## cordic_rotation_top
module cordic_rotation_top#(parameter data_width=16,cordic_steps=16,angle_width=20)(
    input clk,
    input nreset,
    input enable,
    input signed [data_width-1:0] x_vec_in,
    input signed [data_width-1:0] y_vec_in,
    input [angle_width-1:0] target_angle,
    output wire signed  [data_width-1:0] x_vec_out,
    output wire signed  [data_width-1:0] y_vec_out,
    output reg done
    );
export LEC_CHECK = 0
export ABC_AREA = 1
export CAP_MARGIN = 30
export CELL_PAD_IN_SITES_DETAIL_PLACEMENT = 0
export CELL_PAD_IN_SITES_GLOBAL_PLACEMENT = 2
export CORE_MARGIN = 2
export CORE_UTILIZATION = 22
export CTS_CLUSTER_DIAMETER = 391
export GPL_ROUTABILITY_DRIVEN = 0
export GPL_TIMING_DRIVEN = 0
export PLACE_DENSITY = 0.6
export SLEW_MARGIN = 15
export TNS_END_PERCENT = 10
create_clock -name core_clock -period 6.0 [get_ports {clk}]
run.sh (not shown) runs the stock make flow with config.mk's settings and CLKGATE_MAP_FILE=.
Change:
Settings changed: ABC_AREA 1 to not set, CAP_MARGIN 30 to 20, CELL_PAD_IN_SITES_DETAIL_PLACEMENT 0 to not set, CELL_PAD_IN_SITES_GLOBAL_PLACEMENT 2 to not set, CORE_ASPECT_RATIO set to 0.68, CORE_UTILIZATION 22 to 40, CTS_CLUSTER_DIAMETER 391 to not set, GPL_ROUTABILITY_DRIVEN 0 to not set, MAX_ROUTING_LAYER set to met4, PLACE_DENSITY 0.6 to not set, SLEW_MARGIN 15 to 20, TNS_END_PERCENT 10 to not set.
Non-clock buffer count rises by 67.
Via count falls by 8.5%.
Fmax falls by about 4%.
Worst setup slack degrades by 0.23 ns.
Change:
Settings changed: CORE_ASPECT_RATIO 0.68 to not set, CORE_UTILIZATION 40 to 72, GPL_TIMING_DRIVEN 0 to not set, MAX_ROUTING_LAYER met4 to not set, PLACE_DENSITY set to 0.67.
Clock period 6.0 ns to 5.2 ns, I/O delays scaled along.
What happened: With this change the flow finished but fails on negative setup slack. Setup slack got worse by 0.21 ns. Cell count went down by 7.5%. Total power went up by 17%. Via count goes up by 3.5%. Routed wire length drops by about 11%. Global-route usage is higher by 11 points. Cell area went up by about 3%. Non-clock buffer count is higher by 240. Synthesized area does not change. Clock skew fell by 0.0077 ns. First-iteration DRC count came out lower by about 20%.
Change:
Settings changed: CORE_UTILIZATION 72 to 40, PLACE_DENSITY 0.67 to 0.6.
Clock period 5.2 ns to 5.86 ns, I/O delays scaled along.
The new run completed without violations.
Setup slack improved by 0.32 ns.
Die size is higher by 79%.
Clock-buffer cell count is higher by 36.

* * *

Setup of run A:
cordic_rotation_top again, from the RTL that the note above started with.
clock: 2.98 ns
lec_check: 0
abc_area: 1
cap_margin: 20
core_margin: 2
core_utilization: 70
cts_cluster_diameter: 204
cts_cluster_size: 91
place_density: 0.85
setup_slack_margin: -0.16
slew_margin: 20
No final results exist for run A, since it was stopped by error GRT-0116 during 5_1_grt.
Input changes introduced in run B (baseline for comparison: run A):
Settings: PLACE_DENSITY: 0.85 -> 0.82; CORE_UTILIZATION: 70 -> 72; CTS_CLUSTER_SIZE: 91 -> 36.
--- outcome ---
~same arithmetic-cell share of the synthesized area counting full adders, half adders and majority gates in run A and run B. [compare] base=run A new=run B: count of state elements after synthesis stayed essentially flat; placement row count fell by 2; placed wire-length estimate after detailed placement rose by 900 µm; total cell area reported by yosys after synthesis stayed essentially flat. As the logs show, run B stopped at 4_1_cts after a tool error, so it never reached the end of the flow.
Changes in run C relative to run B:
Settings: removing PLACE_DENSITY (formerly 0.82); removing ABC_AREA (formerly 1); changing SETUP_SLACK_MARGIN from -0.16 to 1.5; setting PLACE_DENSITY_LB_ADDON to 0.21 for the first time; removing CTS_CLUSTER_DIAMETER (formerly 204); removing CTS_CLUSTER_SIZE (formerly 36); changing the clock period (ns, I/O delays scaled along) from 2.98 to 5.07.
==> results <==
- Layout checks on run C: not met. Flow itself completed; violations: max-capacitance violations, max-slew violations, negative setup slack.
- FAIL run B @ 4_1_cts: tool exited with error
- Lower count of placed standard cells including taps was reported by run C, not run B.
- Simple-gate share of the synthesized area came out lower on run C than on run B.
- In the metrics for run B and run C, the one carrying the lower AND-OR/OR-AND share of the synthesized area is run C.
- Run B → run C: cell total in the yosys stat output went down by 1,706, area of the mapped netlist went down by 3.5%, die area went down by about 3.5%, die boundary height went down by 1.8%.
For run D, these inputs were changed with respect to run C:
Settings: PLACE_DENSITY: unset -> 0.63; PLACE_DENSITY_LB_ADDON: 0.21 -> unset; SETUP_SLACK_MARGIN: 1.5 -> unset; the clock period (ns, I/O delays scaled along): 5.07 -> 4.42.
## What came out
Run D: GRT-0116 in 5_1_grt -> run aborted. Number of instances in the placed design of run D exceeds that of run C by a little under 10%. Taking run C as the reference, in run D synthesized area ~0 delta, area of the synthesized netlist per yosys stat closely matched the old numbers, total of cells resized after clock tree synthesis went up, HPWL after detailed placement up 12 mm, number of H-tree branching levels neither gained nor lost much. Run D ends up with a instance area at placement that is about 9% higher than in run C. In terms of die height, run D and run C differ only marginally. In the tables for run C and run D, routability-driven placement congestion ratio reads higher with run C.

* * *

The RTL this note starts from:
==> flow/design.v <==
`timescale 1ns / 1ps
module stages_rotation #(parameter data_width=16,angle_width=16,cordic_steps=16,stage_number=1)(
    input clk,
    input nreset,
    input enable,
    input signed [data_width-1:0] x_vec_in,
    input signed [data_width-1:0] y_vec_in,
    input signed [angle_width-1:0]angle_in,
    input signed [angle_width-1:0]target_angle,
    output signed [data_width-1:0] x_vec_out,
    output signed [data_width-1:0] y_vec_out,
    output reg signed [angle_width-1:0]angle_out,
    output reg signed [angle_width-1:0]target_angle_out,
    output reg done
    );
    wire signed [angle_width-1:0] atan [cordic_steps-1:0];
    assign atan[0] = 20'h02000; 
    assign atan[1] = 20'h012E4;
    assign atan[2] = 20'h009FB;
    assign atan[3] = 20'h00511;
    assign atan[4] = 20'h0028B;
    assign atan[5] = 20'h00145;
    assign atan[6] = 20'h000A2;
    assign atan[7] = 20'h00051;
    assign atan[8] = 20'h00028;
    assign atan[9] = 20'h00014;
    assign atan[10] = 20'h0000A;
    assign atan[11] = 20'h00005;
    assign atan[12] = 20'h00002;
    assign atan[13] = 20'h00001;
    assign atan[14] = 20'h00000;
    assign atan[15] = 20'h00000;
    reg signed [data_width-1:0]x_temp_out,y_temp_out;
    assign x_vec_out = x_temp_out;
    assign y_vec_out = y_temp_out;
    always @(posedge clk) begin
        if (~nreset) begin
            x_temp_out <= $signed({data_width{1'b0}});
            y_temp_out <= $signed({data_width{1'b0}});
				angle_out <= 0;
            done <= 1'b0;
        end
        else begin
            if (enable) begin
                if ($signed(target_angle) <= $signed(angle_in)) begin
                    x_temp_out <= x_vec_in + (y_vec_in>>>(stage_number-1));
                    y_temp_out <= y_vec_in - (x_vec_in>>>(stage_number-1));
                    angle_out <= angle_in - atan[stage_number-1];
                end
                else begin
                    x_temp_out <= x_vec_in - (y_vec_in>>>(stage_number-1));
                    y_temp_out <= y_vec_in + (x_vec_in>>>(stage_number-1));
                    angle_out <= angle_in + atan[(stage_number-1)];
                end
                target_angle_out <= target_angle;
                done <= 1'b1;
            end
            else begin
                x_temp_out <= $signed({data_width{1'b0}});
                y_temp_out <= $signed({data_width{1'b0}});
					 angle_out <= 0;
                done <= 1'b0;
            end
        end
    end
endmodule
`timescale 1ns / 1ps
module cordic_rotation_top#(parameter data_width=16,cordic_steps=16,angle_width=20)(
    input clk,
    input nreset,
    input enable,
    input signed [data_width-1:0] x_vec_in,
    input signed [data_width-1:0] y_vec_in,
    input [angle_width-1:0] target_angle,
    output wire signed  [data_width-1:0] x_vec_out,
    output wire signed  [data_width-1:0] y_vec_out,
    output reg done
    );
    wire signed [data_width-1:0] x [0:cordic_steps-1];
    wire signed [data_width-1:0] y [0:cordic_steps-1];
    wire signed [angle_width-1:0] angle_stages [0:cordic_steps-1];
    wire [1:cordic_steps] status;
	 reg signed [data_width-1+16:0] temp_x_vec_out,temp_y_vec_out;
	 wire done_last_stage;
	 reg signed [data_width-1:0] temp_x_vec_in,temp_y_vec_in;
	 reg [angle_width-1:0]temp_t_ang;
	 wire signed [angle_width-1:0] temp_target_angle [0:cordic_steps-1];
	 reg temp_enable;
	 always @(posedge clk) begin
		if(~nreset) begin
			temp_x_vec_in <= {data_width{1'b0}};
			temp_y_vec_in <= {data_width{1'b0}};
			temp_t_ang <= {angle_width{1'b0}};
			temp_enable <= 1'b0;
		end
		else begin
			if (enable) begin
				temp_enable <= 1'b1;				
				if ($signed(target_angle)>=$signed(20'h04000)) begin
				    if ($signed(target_angle)>=$signed(20'h08000)) begin
				        if ($signed(target_angle)>=$signed(20'h0C000)) begin
				            temp_x_vec_in <= x_vec_in;
                            temp_y_vec_in <= y_vec_in;
                            temp_t_ang <= $signed(target_angle) - $signed(20'h10000);
   				        end
				        else begin
				            temp_x_vec_in <= -x_vec_in;
                            temp_y_vec_in <= -y_vec_in;
                            temp_t_ang <= $signed(target_angle) - $signed(20'h08000);
				        end
				    end
				    else begin
                        temp_x_vec_in <= -x_vec_in;
                        temp_y_vec_in <= -y_vec_in;
                        temp_t_ang <= $signed(target_angle) - $signed(20'h08000);
  				    end
				end
                else if ($signed(target_angle)<=$signed(-20'h04000)) begin
                    if ($signed(target_angle)<=$signed(-20'h08000)) begin
                        if ($signed(target_angle)<=$signed(-20'h0C000)) begin
				            temp_x_vec_in <= x_vec_in;
                            temp_y_vec_in <= y_vec_in;
                            temp_t_ang <= $signed(target_angle) + $signed(20'h10000);
                        end
                        else begin
				            temp_x_vec_in <= -x_vec_in;
                            temp_y_vec_in <= -y_vec_in;
                            temp_t_ang <= $signed(target_angle) + $signed(20'h08000);
                        end
                    end
                    else begin
                        temp_x_vec_in <= -x_vec_in;
                        temp_y_vec_in <= -y_vec_in;
                        temp_t_ang <= $signed(target_angle) + $signed(20'h08000);
                    end
                end
				else begin
					temp_x_vec_in <= x_vec_in;
					temp_y_vec_in <= y_vec_in;
					temp_t_ang <= $signed(target_angle);
				end
			end
			else begin
				temp_enable <= 1'b0;
				temp_x_vec_in <= {data_width{1'b0}};
				temp_y_vec_in <= {data_width{1'b0}};
				temp_t_ang <= {angle_width{1'b0}};
			end
		end
	 end
    assign status[1] = temp_enable;
    assign x[0] = temp_x_vec_in;
    assign y[0] = temp_y_vec_in;
    assign angle_stages[0] = {angle_width{1'b0}};
    assign temp_target_angle[0] = temp_t_ang;
    genvar i;
    generate
        for (i=1;i<cordic_steps-1;i=i+1) begin:gen_rotation
            stages_rotation #(
                .data_width(data_width),
                .angle_width(angle_width),
                .cordic_steps(cordic_steps),
                .stage_number(i)
                )
            first(
                .clk(clk),
                .nreset(nreset),
                .enable(status[i]),
                .x_vec_in(x[i-1]),
                .y_vec_in(y[i-1]),
                .angle_in(angle_stages[i-1]),
                .target_angle(temp_target_angle[i-1]),
                .x_vec_out(x[i]),
                .y_vec_out(y[i]),
                .angle_out(angle_stages[i]),
                .target_angle_out(temp_target_angle[i]),
                .done(status[i+1])
                );
        end
    endgenerate
    stages_rotation #(
        .data_width(data_width),
        .angle_width(angle_width),
        .cordic_steps(cordic_steps),
        .stage_number(cordic_steps-1)
        )
    last(
        .clk(clk),
        .nreset(nreset),
        .enable(status[cordic_steps-1]),
        .x_vec_in(x[cordic_steps-2]),
        .y_vec_in(y[cordic_steps-2]),
        .angle_in(angle_stages[cordic_steps-2]),
        .target_angle(temp_target_angle[cordic_steps-2]),
        .x_vec_out(x[cordic_steps-1]),
        .y_vec_out(y[cordic_steps-1]),
        .angle_out(angle_stages[cordic_steps-1]),
        .target_angle_out(temp_target_angle[cordic_steps-1]),
        .done(done_last_stage)
        );
    reg counter;
	assign x_vec_out = temp_x_vec_out[data_width+7:8];
	assign y_vec_out = temp_y_vec_out[data_width+7:8];
	 always @(posedge clk) begin
        if (~nreset) begin
            done <= 1'b0;
        end
        else begin
            done <= done_last_stage;
            if (done_last_stage) begin
                    temp_x_vec_out <= $signed(x[cordic_steps-1])*$signed(16'b0000000010011011);
                    temp_y_vec_out <= $signed(y[cordic_steps-1])*$signed(16'b0000000010011011);
            end
        end
    end
endmodule
export LEC_CHECK = 0
export CAP_MARGIN = 20
export CORE_MARGIN = 2
export CORE_UTILIZATION = 70
export CTS_CLUSTER_DIAMETER = 204
export CTS_CLUSTER_SIZE = 36
export SETUP_SLACK_MARGIN = -0.16
export SLEW_MARGIN = 20
create_clock -name core_clock -period 2.98 [get_ports {clk}]
The first run died in global routing, error GRT-0232.
==> next run, changes <==
- ABC_AREA: default -> 1
- CTS_CLUSTER_SIZE: 36 -> 91
- PLACE_DENSITY: default -> 0.38
Effect: This time the run aborted during clock tree synthesis with DPL-0033; synthesized cell count climbs by 21%; die size climbs by 3.6%; area after synthesis climbs by 3.6%.
Power is estimated from default activity; no workload was simulated.
